==> build 3: inputs <==
## sd_encr_device
module sd_encr_device (
    input wire clk,                     
    input wire rst,                     
    input wire start,                   
    input wire rw_flag,                 
    output wire done,                   
    output wire sd_clk,
    output wire sd_cs_n,
    output wire sd_mosi,
    input  wire sd_miso,
    input wire key_rw,                  
    input wire key_sel,                 
    input wire [511:0] key_data_in,     
    output wire [511:0] key_data_out    
);
make LEC_CHECK=0 CAP_MARGIN=20 CORE_ASPECT_RATIO=0.71 CORE_MARGIN=2 CORE_UTILIZATION=72 CTS_CLUSTER_DIAMETER=41 CTS_CLUSTER_SIZE=14 PLACE_DENSITY_LB_ADDON=0.04 SETUP_SLACK_MARGIN=1.11 SLEW_MARGIN=20 finish   # period 3.91 ns
run.sh (not shown) runs the stock make flow with config.mk's settings and CLKGATE_MAP_FILE=.
==> trial 86 (differences from build 3) <==
==> flow/config.mk (replaced) <==
export PLATFORM = sky130hd
export DESIGN_NAME = sd_encr_device
export DESIGN_NICKNAME = sd_encr_device
export VERILOG_FILES = /design/flow/design.v
export SDC_FILE = /design/flow/constraint.sdc
export NUM_CORES = 4
export LEC_CHECK = 0
export CAP_MARGIN = 20
export CORE_MARGIN = 2
export CORE_UTILIZATION = 45
export PLACE_DENSITY_LB_ADDON = 0.2
export SLEW_MARGIN = 20
==> flow/constraint.sdc (replaced) <==
create_clock -name core_clock -period 7.04 [get_ports {clk}]
set_input_delay 1.4080 -clock core_clock [delete_from_list [all_inputs] [get_ports {clk}]]
set_output_delay 1.4080 -clock core_clock [all_outputs]
set_load 0.01 [all_outputs]
==> notes <==
- In critical path depth, build 3 and trial 86 do not differ.
- Against trial 86, the cell count of build 3 is smaller by about 9%.
- In synthesized area, trial 86 and build 3 do not differ.
- Against trial 86, the clock power of build 3 is larger by 54%.

========
==> 04-16 <==
sd_encr_device again, from the RTL that the note above started with.
Settings: LEC_CHECK=0, CAP_MARGIN=5, CELL_PAD_IN_SITES_GLOBAL_PLACEMENT=3, CORE_MARGIN=3, CORE_UTILIZATION=61, CTS_CLUSTER_SIZE=89, PLACE_DENSITY=0.63, SETUP_SLACK_MARGIN=1.01, SLEW_MARGIN=20, TNS_END_PERCENT=80; clock period 8.8 ns.
==> 04-22 (differences from 04-16) <==
==> flow/config.mk (replaced) <==
export PLATFORM = sky130hd
export DESIGN_NAME = sd_encr_device
export DESIGN_NICKNAME = sd_encr_device
export VERILOG_FILES = /design/flow/design.v
export SDC_FILE = /design/flow/constraint.sdc
export NUM_CORES = 4
export LEC_CHECK = 0
export CAP_MARGIN = 20
export CORE_ASPECT_RATIO = 0.71
export CORE_MARGIN = 2
export CORE_UTILIZATION = 72
export CTS_CLUSTER_DIAMETER = 376
export CTS_CLUSTER_SIZE = 14
export HOLD_SLACK_MARGIN = 0.29
export PLACE_DENSITY_LB_ADDON = 0.0
export SETUP_SLACK_MARGIN = 1.12
export SLEW_MARGIN = 20
==> flow/constraint.sdc (replaced) <==
create_clock -name core_clock -period 3.92 [get_ports {clk}]
set_input_delay 0.7840 -clock core_clock [delete_from_list [all_inputs] [get_ports {clk}]]
set_output_delay 0.7840 -clock core_clock [all_outputs]
set_load 0.01 [all_outputs]
==> 03-02 (differences from 04-16) <==
==> flow/config.mk (replaced) <==
export PLATFORM = sky130hd
export DESIGN_NAME = sd_encr_device
export DESIGN_NICKNAME = sd_encr_device
export VERILOG_FILES = /design/flow/design.v
export SDC_FILE = /design/flow/constraint.sdc
export NUM_CORES = 4
export LEC_CHECK = 0
export CAP_MARGIN = 20
export CORE_MARGIN = 2
export CORE_UTILIZATION = 45
export PLACE_DENSITY_LB_ADDON = 0.2
export SETUP_SLACK_MARGIN = 0.18
export SLEW_MARGIN = 20
==> flow/constraint.sdc (replaced) <==
create_clock -name core_clock -period 7.04 [get_ports {clk}]
set_input_delay 1.4080 -clock core_clock [delete_from_list [all_inputs] [get_ports {clk}]]
set_output_delay 1.4080 -clock core_clock [all_outputs]
set_load 0.01 [all_outputs]
==> impl_metrics.csv <==
group,metric,value,unit
status,status,"complete, no violations",
floorplanning,rows,207,
floorplanning,die_y,568,um
floorplanning,die_w,568,um
floorplanning,fp_util,45.1,%
floorplanning,core-area,317000,um2
Source of the figures above: 03-02

==> impl_metrics.csv <==
group,metric,value,unit
worst_hold_path,min_to,"u_sd_controller.powerup_cnt[14]",
floorplanning,rows,137,
final_layout,seq_area,95600,um2
floorplanning,die_y,380,um
floorplanning,die_w,533,um
final_layout,final_cell_area,170000,um2
status,status,"complete, no violations",
clocking,clk_latency,0.89,ns
floorplanning,core-area,197000,um2
floorplanning,fp_util,72.7,%
Source of the figures above: 04-22

==> impl_metrics.csv <==
group,metric,value,unit
status,status,"aborted with a tool error",
floorplanning,core-area,233000,um2
floorplanning,die_w,490,um
logic_synthesis,synthTopCellsByCount,"edfxtp_1, dfxtp_1, nand2_1, nor2_1, dfrtp_1",
floorplanning,rows,177,
logic_synthesis,xor_share,3.54,%
floorplanning,die_y,490,um
status,firstError,"[ERROR GPL-0301] Utilization 107.782 % exceeds 100%.",
status,failing_step,"global placement without I/O (3_1_place_gp_skip_io)",
floorplanning,fp_util,61.5,%
Source of the figures above: 04-16


========
==> maple <==
Starting RTL as in the previous note.
export LEC_CHECK = 0
export ABC_AREA = 0
export CAP_MARGIN = 20
export CELL_PAD_IN_SITES_GLOBAL_PLACEMENT = 0
export CORE_MARGIN = 2
export CORE_UTILIZATION = 72
export CTS_CLUSTER_DIAMETER = 40
export CTS_CLUSTER_SIZE = 57
export MIN_ROUTING_LAYER = met1
export PLACE_DENSITY_LB_ADDON = 0.0
export SETUP_SLACK_MARGIN = 1.12
export SLEW_MARGIN = 20
create_clock -name core_clock -period 3.91 [get_ports {clk}]
==> ember: changes against maple <==
==> flow/config.mk (replaced) <==
export PLATFORM = sky130hd
export DESIGN_NAME = sd_encr_device
export DESIGN_NICKNAME = sd_encr_device
export VERILOG_FILES = /design/flow/design.v
export SDC_FILE = /design/flow/constraint.sdc
export NUM_CORES = 4
export LEC_CHECK = 0
export CAP_MARGIN = 20
export CORE_MARGIN = 2
export CORE_UTILIZATION = 70
export CTS_CLUSTER_SIZE = 14
export SETUP_SLACK_MARGIN = 0.89
export SLEW_MARGIN = 20
==> flow_summary.yaml <==
# synthesis and place-and-route metrics
status:
  outcome: "complete, no violations"
final_timing:
  worst_pin_slew_ns: 1.13
  slew_viol_final: 0
global_route:
  grtUsageTotal_pct: 40.8
clock_network:
  cts_resized: 146
  clock_latency_ns: 0.98
  cts_buffers: 376
layout:
  buf_share_pct: 8.18
  postLayoutCellArea_um2: 171000
  clock_buffers: 540
floorplanning:
  rows: 166
detailed_routing:
  vias: 98647
  drtPass1Iterations: 6
power_and_ir_drop:
  clock_power_mw: 36.1
place:
  preCtsSetupSlack_ns: -0.0620
run:
  cap_violations: 0
(the above is from ember)
==> flow_summary.yaml <==
# synthesis and place-and-route metrics
status:
  outcome: "failed layout checks"
  violations: "max-capacitance violations, max-slew violations"
place:
  preCtsSetupSlack_ns: -0.233
global_route:
  grtUsageTotal_pct: 46.8
floorplanning:
  rows: 163
clock_network:
  cts_buffers: 421
  clock_latency_ns: 1.04
layout:
  postLayoutCellArea_um2: 176000
  regArea_um2: 95600
  buf_share_pct: 8.97
final_timing:
  slew_viol_final: 2
  worst_pin_slew_ns: 1.60
detailed_routing:
  drtPass1Iterations: 10
  vias: 109210
run:
  cap_violations: 1
(the above is from maple)

========
==> v12 <==
Starting RTL as in the previous note.
## sd_encr_device
module sd_encr_device (
    input wire clk,                     
    input wire rst,                     
    input wire start,                   
    input wire rw_flag,                 
    output wire done,                   
    output wire sd_clk,
    output wire sd_cs_n,
    output wire sd_mosi,
    input  wire sd_miso,
    input wire key_rw,                  
    input wire key_sel,                 
    input wire [511:0] key_data_in,     
    output wire [511:0] key_data_out    
);
    wire sd_ready;
    wire sd_read_ready;
    wire sd_write_data_ready;
    wire [511:0] sd_data_in;
    wire [511:0] sd_data_out;
    reg xor_start;
    wire xor_done;
    wire [511:0] xor_sd_data_in;
    wire xor_sd_data_valid;
    wire xor_sd_ready;
    wire [511:0] xor_sd_data_out;
    wire reg_file_rw;
    wire reg_file_sel;
    wire [511:0] reg_file_data_out;
    reg sd_write_trigger;
    SD_Controller u_sd_controller (
        .clk              (clk),
        .rst_n            (~rst),
  ...
Settings: LEC_CHECK=0, CAP_MARGIN=20, CORE_ASPECT_RATIO=0.71, CORE_MARGIN=2, CORE_UTILIZATION=72, CTS_CLUSTER_DIAMETER=381, CTS_CLUSTER_SIZE=14, MAX_ROUTING_LAYER=met4, PLACE_DENSITY_LB_ADDON=0.0, SETUP_SLACK_MARGIN=1.11, SLEW_MARGIN=20, TNS_END_PERCENT=5; clock period 3.91 ns.
==> inputs of v30, as changes to v12 <==
==> flow/config.mk (replaced) <==
export PLATFORM = sky130hd
export DESIGN_NAME = sd_encr_device
export DESIGN_NICKNAME = sd_encr_device
export VERILOG_FILES = /design/flow/design.v
export SDC_FILE = /design/flow/constraint.sdc
export NUM_CORES = 4
export LEC_CHECK = 0
export ABC_AREA = 1
export CAP_MARGIN = 20
export CORE_MARGIN = 7
export CORE_UTILIZATION = 39
export HOLD_SLACK_MARGIN = 0.09
export MIN_ROUTING_LAYER = met1
export PLACE_DENSITY_LB_ADDON = 0.12
export SETUP_SLACK_MARGIN = 2.57
export SLEW_MARGIN = 35
==> flow/constraint.sdc (replaced) <==
create_clock -name core_clock -period 10.7 [get_ports {clk}]
set_input_delay 2.1400 -clock core_clock [delete_from_list [all_inputs] [get_ports {clk}]]
set_output_delay 2.1400 -clock core_clock [all_outputs]
set_load 0.01 [all_outputs]
==> inputs of v39, as changes to v12 <==
==> flow/config.mk (replaced) <==
export PLATFORM = sky130hd
export DESIGN_NAME = sd_encr_device
export DESIGN_NICKNAME = sd_encr_device
export VERILOG_FILES = /design/flow/design.v
export SDC_FILE = /design/flow/constraint.sdc
export NUM_CORES = 4
export LEC_CHECK = 0
export ABC_AREA = 0
export CAP_MARGIN = 30
export CELL_PAD_IN_SITES_GLOBAL_PLACEMENT = 0
export CORE_MARGIN = 2
export CORE_UTILIZATION = 72
export CTS_CLUSTER_DIAMETER = 40
export CTS_CLUSTER_SIZE = 14
export MIN_ROUTING_LAYER = met1
export PLACE_DENSITY_LB_ADDON = 0.06
export SETUP_SLACK_MARGIN = 0.97
export SLEW_MARGIN = 20
==> inputs of v20, as changes to v12 <==
==> flow/config.mk (replaced) <==
export PLATFORM = sky130hd
export DESIGN_NAME = sd_encr_device
export DESIGN_NICKNAME = sd_encr_device
export VERILOG_FILES = /design/flow/design.v
export SDC_FILE = /design/flow/constraint.sdc
export NUM_CORES = 4
export LEC_CHECK = 0
export CAP_MARGIN = 20
export CORE_MARGIN = 2
export CORE_UTILIZATION = 70
export CTS_CLUSTER_SIZE = 43
export SLEW_MARGIN = 20
==> flow/constraint.sdc (replaced) <==
create_clock -name core_clock -period 4.77 [get_ports {clk}]
set_input_delay 0.9540 -clock core_clock [delete_from_list [all_inputs] [get_ports {clk}]]
set_output_delay 0.9540 -clock core_clock [all_outputs]
set_load 0.01 [all_outputs]
==> results.cfg <==
; synthesis and place-and-route metrics
[status]
status = no timing/DRC/antenna violations

[sta]
tightest_slew_ps = 1250

[detailed_routing]
drt-pass1-iter-count = 8

[synthesis]
synth_stat.cells = 11076

[cells_and_area]
final_cells = 14982
final-clk-cell-share_pct = 7.12
signal_buffers = 1217

[power]
ir_drop_v = 0.000457
The numbers above come from v20.

==> results.cfg <==
; synthesis and place-and-route metrics
[status]
status = no timing/DRC/antenna violations

[cells_and_area]
final_cells = 15226
signal_buffers = 1395
final-clk-cell-share_pct = 8.23

[power]
ir_drop_v = 0.000581

[critical_path]
cpPeakStageDelay_ps = 410

[detailed_routing]
drt-pass1-iter-count = 9

[sta]
tightest_slew_ps = 1090

[placement]
gp_congestion = 0.985

[synthesis]
synth_stat.cells = 11076
The numbers above come from v39.

==> results.cfg <==
; synthesis and place-and-route metrics
[power]
ir_drop_v = 0.000565
combPwrFrac_pct = 4.4

[cells_and_area]
signal_buffers = 1357
final-clk-cell-share_pct = 5.45

[synthesis]
synth_stat.cells = 11076

[status]
status = no timing/DRC/antenna violations

[detailed_routing]
drt-pass1-iter-count = 10

[sta]
tightest_slew_ps = 1210
The numbers above come from v12.

==> results.cfg <==
; synthesis and place-and-route metrics
[global_route]
grt_start_max_net_pins = 197

[cells_and_area]
final-clk-cell-share_pct = 7.45
final_cells = 22394
signal_buffers = 1210

[critical_path]
cp-startpoint = u_sd_controller.block_idx[0]
cp-endpoint = u_sd_controller.read_data[485]

[status]
status = no timing/DRC/antenna violations

[detailed_routing]
drt-pass1-iter-count = 6

[synthesis]
synth_stat.cells = 16131
area_leaders = edfxtp_1 (30%), dfxtp_1 (20%), dfrtp_1 (11%)

[die]
rows = 231

[sta]
tightest_slew_ps = 1170

[power]
ir_drop_v = 0.000150
The numbers above come from v30.

Power is estimated from default activity; no workload was simulated.
